==> inputs of 11-03 <==
## top
module top(
    input logic clk,
    input logic rst,
    input logic [63:0] init_r,
    input logic [63:0] init_g,
    input logic [63:0] init_b,
    output logic _48b,
    output logic _45a
);
clock: 14.6 ns
lec_check: 0
abc_area: 0
cap_margin: 25
cell_pad_in_sites_detail_placement: 2
cell_pad_in_sites_global_placement: 1
core_aspect_ratio: 1.13
core_margin: 2
core_utilization: 40
cts_cluster_size: 93
gpl_routability_driven: 1
hold_slack_margin: -0.09
max_routing_layer: met5
setup_slack_margin: 2.36
slew_margin: 20
tns_end_percent: 35
run.sh (not shown) runs the stock make flow with config.mk's settings and CLKGATE_MAP_FILE=.
==> inputs of 09-04, as changes to 11-03 <==
==> flow/config.mk (replaced) <==
export PLATFORM = sky130hd
export DESIGN_NAME = top
export DESIGN_NICKNAME = top
export VERILOG_FILES = /design/flow/design.v
export SDC_FILE = /design/flow/constraint.sdc
export NUM_CORES = 4
export LEC_CHECK = 0
export CAP_MARGIN = 20
export CELL_PAD_IN_SITES_DETAIL_PLACEMENT = 2
export CORE_ASPECT_RATIO = 0.85
export CORE_MARGIN = 2
export CORE_UTILIZATION = 47
export CTS_CLUSTER_SIZE = 53
export GPL_ROUTABILITY_DRIVEN = 0
export HOLD_SLACK_MARGIN = 0.15
export MAX_ROUTING_LAYER = met4
export MIN_ROUTING_LAYER = met2
export PLACE_DENSITY = 0.89
export SLEW_MARGIN = 20
export TNS_END_PERCENT = 10
==> flow/constraint.sdc (replaced) <==
create_clock -name core_clock -period 5.11 [get_ports {clk}]
set_input_delay 1.0220 -clock core_clock [delete_from_list [all_inputs] [get_ports {clk}]]
set_output_delay 1.0220 -clock core_clock [all_outputs]
set_load 0.01 [all_outputs]
==> inputs of 02-28, as changes to 11-03 <==
==> flow/config.mk (replaced) <==
export PLATFORM = sky130hd
export DESIGN_NAME = top
export DESIGN_NICKNAME = top
export VERILOG_FILES = /design/flow/design.v
export SDC_FILE = /design/flow/constraint.sdc
export NUM_CORES = 4
export LEC_CHECK = 0
export CAP_MARGIN = 20
export CORE_MARGIN = 2
export CORE_UTILIZATION = 36
export SLEW_MARGIN = 20
==> flow/constraint.sdc (replaced) <==
create_clock -name core_clock -period 8.63 [get_ports {clk}]
set_input_delay 1.7260 -clock core_clock [delete_from_list [all_inputs] [get_ports {clk}]]
set_output_delay 1.7260 -clock core_clock [all_outputs]
set_load 0.01 [all_outputs]
==> flow_summary.yaml <==
# implementation run metrics
run_status:
  status: "did not finish"
  stop_stage: "clock tree synthesis"
  error: "[ERROR DPL-0033] detailed placement checks failed during check placement."
yosys:
  ys_seq_share_pct: 12.9
place:
  post-dp-hpwl_um: 947000
  place_area_sq_um: 111000
  place_ws_ps: -4390
  placed_cells: 15600
floorplanning:
  die_h_um: 438
  chip_area_sq_um: 225000
  rows: 159
  fp_util_pct: 47.1
the above is filed under 09-04

==> flow_summary.yaml <==
# generated from flow reports
run_status:
  status: "finished clean"
place:
  placed_cells: 15900
  place_ws_ps: 2760
  place_area_sq_um: 109000
floorplanning:
  chip_area_sq_um: 264000
  die_h_um: 546
the above is filed under 11-03

==> flow_summary.yaml <==
# generated from flow reports
place:
  place_area_sq_um: 110000
  place_ws_ps: 1080
  post-dp-hpwl_um: 228000
  placed_cells: 16200
floorplanning:
  rows: 197
  chip_area_sq_um: 293000
  die_h_um: 541
run_status:
  status: "finished clean"
yosys:
  ys_seq_share_pct: 12.9
the above is filed under 02-28


* * *

==> inputs of job 7767 <==
Starting RTL as in the previous note.
==> flow/config.mk <==
export PLATFORM = sky130hd
export DESIGN_NAME = top
export DESIGN_NICKNAME = top
export VERILOG_FILES = /design/flow/design.v
export SDC_FILE = /design/flow/constraint.sdc
export NUM_CORES = 4
export LEC_CHECK = 0
export ABC_AREA = 0
export CAP_MARGIN = 25
export CELL_PAD_IN_SITES_DETAIL_PLACEMENT = 2
export CELL_PAD_IN_SITES_GLOBAL_PLACEMENT = 1
export CORE_ASPECT_RATIO = 1.32
export CORE_MARGIN = 8
export CORE_UTILIZATION = 40
export CTS_CLUSTER_SIZE = 93
export GPL_ROUTABILITY_DRIVEN = 1
export HOLD_SLACK_MARGIN = -0.09
export MAX_ROUTING_LAYER = met5
export SLEW_MARGIN = 20
export TNS_END_PERCENT = 80
==> flow/constraint.sdc <==
create_clock -name core_clock -period 14.6 [get_ports {clk}]
set_input_delay 2.9200 -clock core_clock [delete_from_list [all_inputs] [get_ports {clk}]]
set_output_delay 2.9200 -clock core_clock [all_outputs]
set_load 0.01 [all_outputs]
==> job 6901: changes against job 7767 <==
- ABC_AREA: 0 -> not set
- CELL_PAD_IN_SITES_DETAIL_PLACEMENT: 2 -> 0
- CELL_PAD_IN_SITES_GLOBAL_PLACEMENT: 1 -> 0
- CORE_ASPECT_RATIO: 1.32 -> not set
- CORE_MARGIN: 8 -> 2
- CORE_UTILIZATION: 40 -> 54
- CTS_CLUSTER_SIZE: 93 -> 26
- GPL_ROUTABILITY_DRIVEN: 1 -> not set
- HOLD_SLACK_MARGIN: -0.09 -> not set
- MAX_ROUTING_LAYER: met5 -> not set
- PLACE_DENSITY_LB_ADDON: not set -> 0.14
- SETUP_SLACK_MARGIN: not set -> -0.2
- TNS_END_PERCENT: 80 -> 5
==> flow/constraint.sdc (replaced) <==
create_clock -name core_clock -period 9.97 [get_ports {clk}]
set_input_delay 1.9940 -clock core_clock [delete_from_list [all_inputs] [get_ports {clk}]]
set_output_delay 1.9940 -clock core_clock [all_outputs]
set_load 0.01 [all_outputs]
==> job 6512: changes against job 7767 <==
- ABC_AREA: 0 -> not set
- CAP_MARGIN: 25 -> 20
- CELL_PAD_IN_SITES_DETAIL_PLACEMENT: 2 -> not set
- CELL_PAD_IN_SITES_GLOBAL_PLACEMENT: 1 -> not set
- CORE_ASPECT_RATIO: 1.32 -> 0.98
- CORE_MARGIN: 8 -> 2
- CORE_UTILIZATION: 40 -> 72
- CTS_CLUSTER_DIAMETER: not set -> 60
- CTS_CLUSTER_SIZE: 93 -> 13
- GPL_ROUTABILITY_DRIVEN: 1 -> not set
- HOLD_SLACK_MARGIN: -0.09 -> 0.29
- MAX_ROUTING_LAYER: met5 -> not set
- PLACE_DENSITY_LB_ADDON: not set -> 0.29
- SETUP_SLACK_MARGIN: not set -> 0.76
- TNS_END_PERCENT: 80 -> not set
==> flow/constraint.sdc (replaced) <==
create_clock -name core_clock -period 5.71 [get_ports {clk}]
set_input_delay 1.1420 -clock core_clock [delete_from_list [all_inputs] [get_ports {clk}]]
set_output_delay 1.1420 -clock core_clock [all_outputs]
set_load 0.01 [all_outputs]
==> reports/results.ini <==
[pwr]
switchingPower_w=0.00573

[detailed_routing]
drtIter0Drc=3917
vias_per_cell=6.10

[status]
status=complete, no violations

[finish]
seq_share=0.120

the above is filed under job 7767

==> reports/results.ini <==
[finish]
seq_share=0.116

[pwr]
switchingPower_w=0.0146

[detailed_routing]
highest_layer=met5

[status]
status=complete, no violations

the above is filed under job 6512

==> reports/results.ini <==
[status]
status=complete, no violations

[critical_path]
crit_path_end=shift_reg[0]
arrival_ps=9060
max_stage_delay_ps=720

[die]
die_w_um=443

[pwr]
switchingPower_w=0.00770

[sta]
slew-limit-headroom=0.268

[finish]
seq_share=0.121

the above is filed under job 6901

